## garnet
// money_clicker
module money_clicker(clk, rst, key_data, key_valid, tick, money, asset, HEX0, HEX1, HEX2, HEX3, HEX4, HEX5);
Size: ~150 flip-flops, roughly 0.025 mm^2 of cells after synthesis.
Settings: LEC_CHECK=0, CAP_MARGIN=25, CORE_ASPECT_RATIO=1.63, CORE_MARGIN=2, CORE_UTILIZATION=60, CTS_CLUSTER_DIAMETER=27, CTS_CLUSTER_SIZE=78, GPL_ROUTABILITY_DRIVEN=1, MAX_ROUTING_LAYER=met5, MIN_ROUTING_LAYER=met1, PLACE_DENSITY_LB_ADDON=0.03, SETUP_SLACK_MARGIN=1.11, SLEW_MARGIN=20; clock period 18.9 ns.
run.sh (not shown) runs the stock make flow with config.mk's settings and CLKGATE_MAP_FILE=.
The flow for garnet finished, though final verification flagged negative setup slack.
Inputs modified between garnet and juniper:
Settings: clearing MAX_ROUTING_LAYER, which used to be met5; clearing GPL_ROUTABILITY_DRIVEN, which used to be 1; clearing MIN_ROUTING_LAYER, which used to be met1; clearing CORE_ASPECT_RATIO, which used to be 1.63; clearing CTS_CLUSTER_DIAMETER, which used to be 27; clearing SETUP_SLACK_MARGIN, which used to be 1.11; swapping 25 for 20 in CAP_MARGIN; swapping 60 for 57 in CORE_UTILIZATION; clearing PLACE_DENSITY_LB_ADDON, which used to be 0.03; clearing CTS_CLUSTER_SIZE, which used to be 78; swapping 18.9 for 13.9 in the clock period (ns, I/O delays scaled along).
### Flow results
- juniper terminated abnormally: global routing reported ODB-0269.
- Status: post-synthesis cell type count parity (juniper, garnet)
- Starting density of the core (juniper over garnet): decrease, 3.5 points
- Max die width across garnet and juniper: juniper
- Compared with garnet, total instance count after detailed placement in juniper increased by more than 10%.
- Compared with garnet, die outline height in juniper decreased by more than 10%.
The following lists how ember was set up differently from juniper:
Settings: ABC_AREA: unset -> 1; CORE_UTILIZATION: 57 -> 67; CTS_CLUSTER_SIZE: unset -> 96; the clock period (ns, I/O delays scaled along): 13.9 -> 31.3.
==> comparison <==
ember closes out successfully: all stages finished, all timing, DRC and antenna checks passed.
Compared with juniper, in ember placed instance area went down 32%, xor/xnor cell area share of the yosys netlist went up 0.32 points, largest buffer count on any clock path held, horizontal die size went down about 15%.
And-or/or-and share of the synthesized area, ember and juniper: larger value in juniper
The part of the Yosys area used for sequential elements of ember is higher than that of juniper.
### ember -> indigo
Settings: swapping 67 for 72 in CORE_UTILIZATION; putting TNS_END_PERCENT at 5 where nothing was set; swapping 96 for 98 in CTS_CLUSTER_SIZE; swapping 31.3 for 14.1 in the clock period (ns, I/O delays scaled along).
[summary]
Stage in which a tool error killed indigo: global routing.
[compare] base=ember new=indigo: HPWL reported at the end of detailed placement increased by 5400 um relative to the old numbers, starting density of the core increased by 4.9 points relative to the old numbers, chip area decreased by about 7% relative to the old numbers.

Starting RTL as in the previous note.
export LEC_CHECK = 0
export CAP_MARGIN = 25
export CORE_ASPECT_RATIO = 1.63
export CORE_MARGIN = 2
export CORE_UTILIZATION = 65
export CTS_CLUSTER_SIZE = 78
export GPL_ROUTABILITY_DRIVEN = 1
export MAX_ROUTING_LAYER = met5
export MIN_ROUTING_LAYER = met1
export SETUP_SLACK_MARGIN = 1.11
export SLEW_MARGIN = 20
create_clock -name core_clock -period 18.9 [get_ports {clk}]
The first run failed in global routing (5_1_grt), error GRT-0232.
Edit:
Settings changed: CORE_UTILIZATION 65 to 20, CTS_CLUSTER_DIAMETER set to 86, GPL_TIMING_DRIVEN set to 0, MIN_ROUTING_LAYER met1 to met2, PLACE_DENSITY_LB_ADDON set to 0.03.
Clock period 18.9 ns to 13.3 ns, I/O delays scaled along.
What happened: This time the run ran to the end with violations: negative setup slack; die area increases to 3.2 times its value; synthesized area does not change; synthesized cell count is unchanged.
Edit:
Settings changed: CORE_UTILIZATION 20 to 71, CTS_CLUSTER_DIAMETER 86 to unset, GPL_TIMING_DRIVEN 0 to unset, MIN_ROUTING_LAYER met2 to met1, PLACE_DENSITY_LB_ADDON 0.03 to unset, SETUP_SLACK_MARGIN 1.11 to 3.89.
Clock period 13.3 ns to 13.1 ns, I/O delays scaled along.
This time the run did not get past clock tree synthesis (4_1_cts) with DPL-0038.
Die area drops by 71%.
Synthesized area is unchanged.
Synthesized cell count is unchanged.

== job 101 ==
money_clicker again, from the RTL that the note above started with.
make LEC_CHECK=0 ABC_AREA=1 CAP_MARGIN=30 CELL_PAD_IN_SITES_DETAIL_PLACEMENT=2 CELL_PAD_IN_SITES_GLOBAL_PLACEMENT=1 CORE_MARGIN=5 CORE_UTILIZATION=41 GPL_ROUTABILITY_DRIVEN=1 MIN_ROUTING_LAYER=met2 SETUP_SLACK_MARGIN=3.12 SLEW_MARGIN=40 TNS_END_PERCENT=55 finish   # period 25.0 ns
Job 101 never completed, since it errored out during global routing.
Here is what was changed in the inputs of job 102 compared with job 101.
# job 101
export LEC_CHECK = 0
export ABC_AREA = 1
export CAP_MARGIN = 30
export CELL_PAD_IN_SITES_DETAIL_PLACEMENT = 2
export CELL_PAD_IN_SITES_GLOBAL_PLACEMENT = 1
export CORE_MARGIN = 5
export CORE_UTILIZATION = 41
export GPL_ROUTABILITY_DRIVEN = 1
export MIN_ROUTING_LAYER = met2
export SETUP_SLACK_MARGIN = 3.12
export SLEW_MARGIN = 40
export TNS_END_PERCENT = 55
create_clock -name core_clock -period 25.0 [get_ports {clk}]
# job 102
export LEC_CHECK = 0
export ABC_AREA = 0
export CAP_MARGIN = 20
export CELL_PAD_IN_SITES_GLOBAL_PLACEMENT = 1
export CORE_MARGIN = 2
export CORE_UTILIZATION = 26
export CTS_CLUSTER_DIAMETER = 77
export CTS_CLUSTER_SIZE = 100
export PLACE_DENSITY = 0.88
export SLEW_MARGIN = 5
export TNS_END_PERCENT = 20
create_clock -name core_clock -period 25.0 [get_ports {clk}]
[summary]
Job 102 finished every step from synthesis to the final layout, and the layout passed the timing, design-rule and antenna checks.
Relative to job 101, the cell resize tally after clock tree synthesis of job 102 is lower by 26.
From job 101 to job 102 the numbers moved as follows: synthesized-area fraction occupied by ao, oa, aoi and oai cells moved up, cell row count rose by 30, area of the mapped netlist higher, chip area from the yosys synthesis statistics now larger.
The lower post-placement cell area came out of job 101.
--- input diff job 102..job 103 ---
# job 102
export LEC_CHECK = 0
export ABC_AREA = 0
export CAP_MARGIN = 20
export CELL_PAD_IN_SITES_GLOBAL_PLACEMENT = 1
export CORE_MARGIN = 2
export CORE_UTILIZATION = 26
export CTS_CLUSTER_DIAMETER = 77
export CTS_CLUSTER_SIZE = 100
export PLACE_DENSITY = 0.88
export SLEW_MARGIN = 5
export TNS_END_PERCENT = 20
create_clock -name core_clock -period 25.0 [get_ports {clk}]
# job 103
export LEC_CHECK = 0
export CAP_MARGIN = 20
export CORE_MARGIN = 2
export CORE_UTILIZATION = 40
export SLEW_MARGIN = 20
create_clock -name core_clock -period 18.0 [get_ports {clk}]
Findings:
- Status job 103: flow complete, layout not clean - setup timing
- Job 103: half-perimeter wire length of the detailed placement result is 6.9% higher than what job 102 reported.
- From job 102 to job 103 the numbers moved as follows: number of nets with antenna violations after routing comparable, relative area of non-clock buffer cells in the final design increased by 14 points relative to the old numbers, clock distribution area overhead in the final layout down 0.33 points, worst reg-to-reg setup slack moved down, global-route wire length before repair now larger.
- [compare] base=job 102 new=job 103: mapped cell area ~0 delta, post-layout worst setup margin now smaller, die area now sits lower.
- Summary — highest cell delay on the worst timing path, job 103 relative to job 102: lower, by 0.15 ns.
## Diff of input files: job 104 against job 103
# job 103
export LEC_CHECK = 0
export CAP_MARGIN = 20
export CORE_MARGIN = 2
export CORE_UTILIZATION = 40
export SLEW_MARGIN = 20
create_clock -name core_clock -period 18.0 [get_ports {clk}]
# job 104
export LEC_CHECK = 0
export CAP_MARGIN = 5
export CORE_MARGIN = 2
export CORE_UTILIZATION = 71
export PLACE_DENSITY = 0.65
export SETUP_SLACK_MARGIN = -1.27
export SLEW_MARGIN = 20
create_clock -name core_clock -period 19.3 [get_ports {clk}]
[summary]
Job 104 completed end to end; final checks failed (capacitance limit, slew limit, setup timing). Looking at routed wire length on met2, job 104 sits 5.0% above job 103. Re total wirelength of the detailed-routed design: job 104 is 4300 µm up on job 103. Compared job 103 against job 104; distinct cell type count of the synthesized netlist within noise. Of the two values seen for launch point of the critical path, datapath.money[19] was produced by job 103 and datapath.money[20] by job 104. Job 104 against job 103: met1 routed wirelength after detailed routing -about 15%, least setup slack across all paths after layout lost 0.90 ns.
The inputs of job 105 differ from those of job 104 as listed below.
# job 104
export LEC_CHECK = 0
export CAP_MARGIN = 5
export CORE_MARGIN = 2
export CORE_UTILIZATION = 71
export PLACE_DENSITY = 0.65
export SETUP_SLACK_MARGIN = -1.27
export SLEW_MARGIN = 20
create_clock -name core_clock -period 19.3 [get_ports {clk}]
# job 105
export LEC_CHECK = 0
export CAP_MARGIN = 35
export CELL_PAD_IN_SITES_DETAIL_PLACEMENT = 1
export CORE_MARGIN = 2
export CORE_UTILIZATION = 40
export SLEW_MARGIN = 15
create_clock -name core_clock -period 25.0 [get_ports {clk}]
## What came out
Per the final summary, job 105 finished and its layout is clean on timing, DRC and antenna.
Run comparison: job 105 cell with the largest stage delay on the worst path clkdlybuf4s50_1; job 104 cell with the largest stage delay on the worst path o311ai_0
Cmp job 105 and job 104 / count of TritonRoute iterations in the first routing pass / higher: job 104
Summary of job 105 over job 104: setup slack went up by 2.75 ns.
Job 104 ended up with more cell instances than job 105 did.
Compared with job 104, job 105 shows initial detailed-routing violation count that has gone down by more than half.
In the floorplan summary, job 105 is listed with a die area greater than that of job 104.

money_clicker again, from the RTL that the note above started with.
clock: 25.0 ns
lec_check: 0
abc_area: 0
cap_margin: 35
cell_pad_in_sites_global_placement: 1
core_aspect_ratio: 0.5
core_margin: 2
core_utilization: 33
cts_cluster_diameter: 77
cts_cluster_size: 100
place_density: 0.89
slew_margin: 5
tns_end_percent: 15
Edit:
==> flow/config.mk (replaced) <==
export PLATFORM = sky130hd
export DESIGN_NAME = money_clicker
export DESIGN_NICKNAME = money_clicker
export VERILOG_FILES = /design/flow/design.v
export SDC_FILE = /design/flow/constraint.sdc
export NUM_CORES = 4
export LEC_CHECK = 0
export CAP_MARGIN = 20
export CORE_MARGIN = 2
export CORE_UTILIZATION = 66
export SETUP_SLACK_MARGIN = -1.27
export SLEW_MARGIN = 20
==> flow/constraint.sdc (replaced) <==
create_clock -name core_clock -period 19.3 [get_ports {clk}]
set_input_delay 3.8600 -clock core_clock [delete_from_list [all_inputs] [get_ports {clk}]]
set_output_delay 3.8600 -clock core_clock [all_outputs]
set_load 0.01 [all_outputs]
After rerunning:
- The new run finished but fails on setup timing
- register-to-register slack is worse by 5800 ps
- worst setup slack is worse by 2500 ps
- cell count came out lower by 2.8%
- area after synthesis does not change
- first-iteration DRC count came out higher by 34%
Edit:
--- a/flow/config.mk
+++ b/flow/config.mk
@@ -8,5 +8,4 @@
 export CAP_MARGIN = 20
 export CORE_MARGIN = 2
-export CORE_UTILIZATION = 66
-export SETUP_SLACK_MARGIN = -1.27
+export CORE_UTILIZATION = 56
 export SLEW_MARGIN = 20
==> flow/constraint.sdc (replaced) <==
create_clock -name core_clock -period 24.0 [get_ports {clk}]
set_input_delay 4.8000 -clock core_clock [delete_from_list [all_inputs] [get_ports {clk}]]
set_output_delay 4.8000 -clock core_clock [all_outputs]
set_load 0.01 [all_outputs]
With this change the flow produced a clean layout.
Critical path depth goes up by 7.
Clock skew is about the same.
Hold slack is about the same.
Edit:
--- a/flow/config.mk
+++ b/flow/config.mk
@@ -6,6 +6,10 @@
 export NUM_CORES = 4
 export LEC_CHECK = 0
+export ABC_AREA = 1
 export CAP_MARGIN = 20
 export CORE_MARGIN = 2
-export CORE_UTILIZATION = 56
+export CORE_UTILIZATION = 72
+export CTS_CLUSTER_DIAMETER = 209
+export PLACE_DENSITY_LB_ADDON = 0.08
+export SETUP_SLACK_MARGIN = 5.0
 export SLEW_MARGIN = 20
==> flow/constraint.sdc (replaced) <==
create_clock -name core_clock -period 18.5 [get_ports {clk}]
set_input_delay 3.7000 -clock core_clock [delete_from_list [all_inputs] [get_ports {clk}]]
set_output_delay 3.7000 -clock core_clock [all_outputs]
set_load 0.01 [all_outputs]
=> The new run died in global routing (5_1_grt), error GRT-0116. Synthesized cell count shrinks by about 5%. Die area shrinks by 34%. Area after synthesis shrinks by 15%.
Edit:
--- a/flow/config.mk
+++ b/flow/config.mk
@@ -7,9 +7,8 @@
 export LEC_CHECK = 0
 export ABC_AREA = 1
-export CAP_MARGIN = 20
+export CAP_MARGIN = 0
 export CORE_MARGIN = 2
 export CORE_UTILIZATION = 72
 export CTS_CLUSTER_DIAMETER = 209
-export PLACE_DENSITY_LB_ADDON = 0.08
-export SETUP_SLACK_MARGIN = 5.0
+export SETUP_SLACK_MARGIN = -1.45
 export SLEW_MARGIN = 20
==> flow/constraint.sdc (replaced) <==
create_clock -name core_clock -period 15.2 [get_ports {clk}]
set_input_delay 3.0400 -clock core_clock [delete_from_list [all_inputs] [get_ports {clk}]]
set_output_delay 3.0400 -clock core_clock [all_outputs]
set_load 0.01 [all_outputs]
=>
- The changed run produced a layout that fails on setup timing
- die size stays the same
- synthesized cell count is unchanged
- area after synthesis is unchanged
Edit:
--- a/flow/config.mk
+++ b/flow/config.mk
@@ -7,8 +7,9 @@
 export LEC_CHECK = 0
 export ABC_AREA = 1
-export CAP_MARGIN = 0
+export CAP_MARGIN = 20
 export CORE_MARGIN = 2
 export CORE_UTILIZATION = 72
 export CTS_CLUSTER_DIAMETER = 209
-export SETUP_SLACK_MARGIN = -1.45
+export PLACE_DENSITY_LB_ADDON = 0.08
+export SETUP_SLACK_MARGIN = 4.48
 export SLEW_MARGIN = 20
==> flow/constraint.sdc (replaced) <==
create_clock -name core_clock -period 15.1 [get_ports {clk}]
set_input_delay 3.0200 -clock core_clock [delete_from_list [all_inputs] [get_ports {clk}]]
set_output_delay 3.0200 -clock core_clock [all_outputs]
set_load 0.01 [all_outputs]
With this change the flow ended with an error in global routing (5_1_grt).
Area after synthesis does not change.
Die area does not change.
Synthesized cell count does not change.
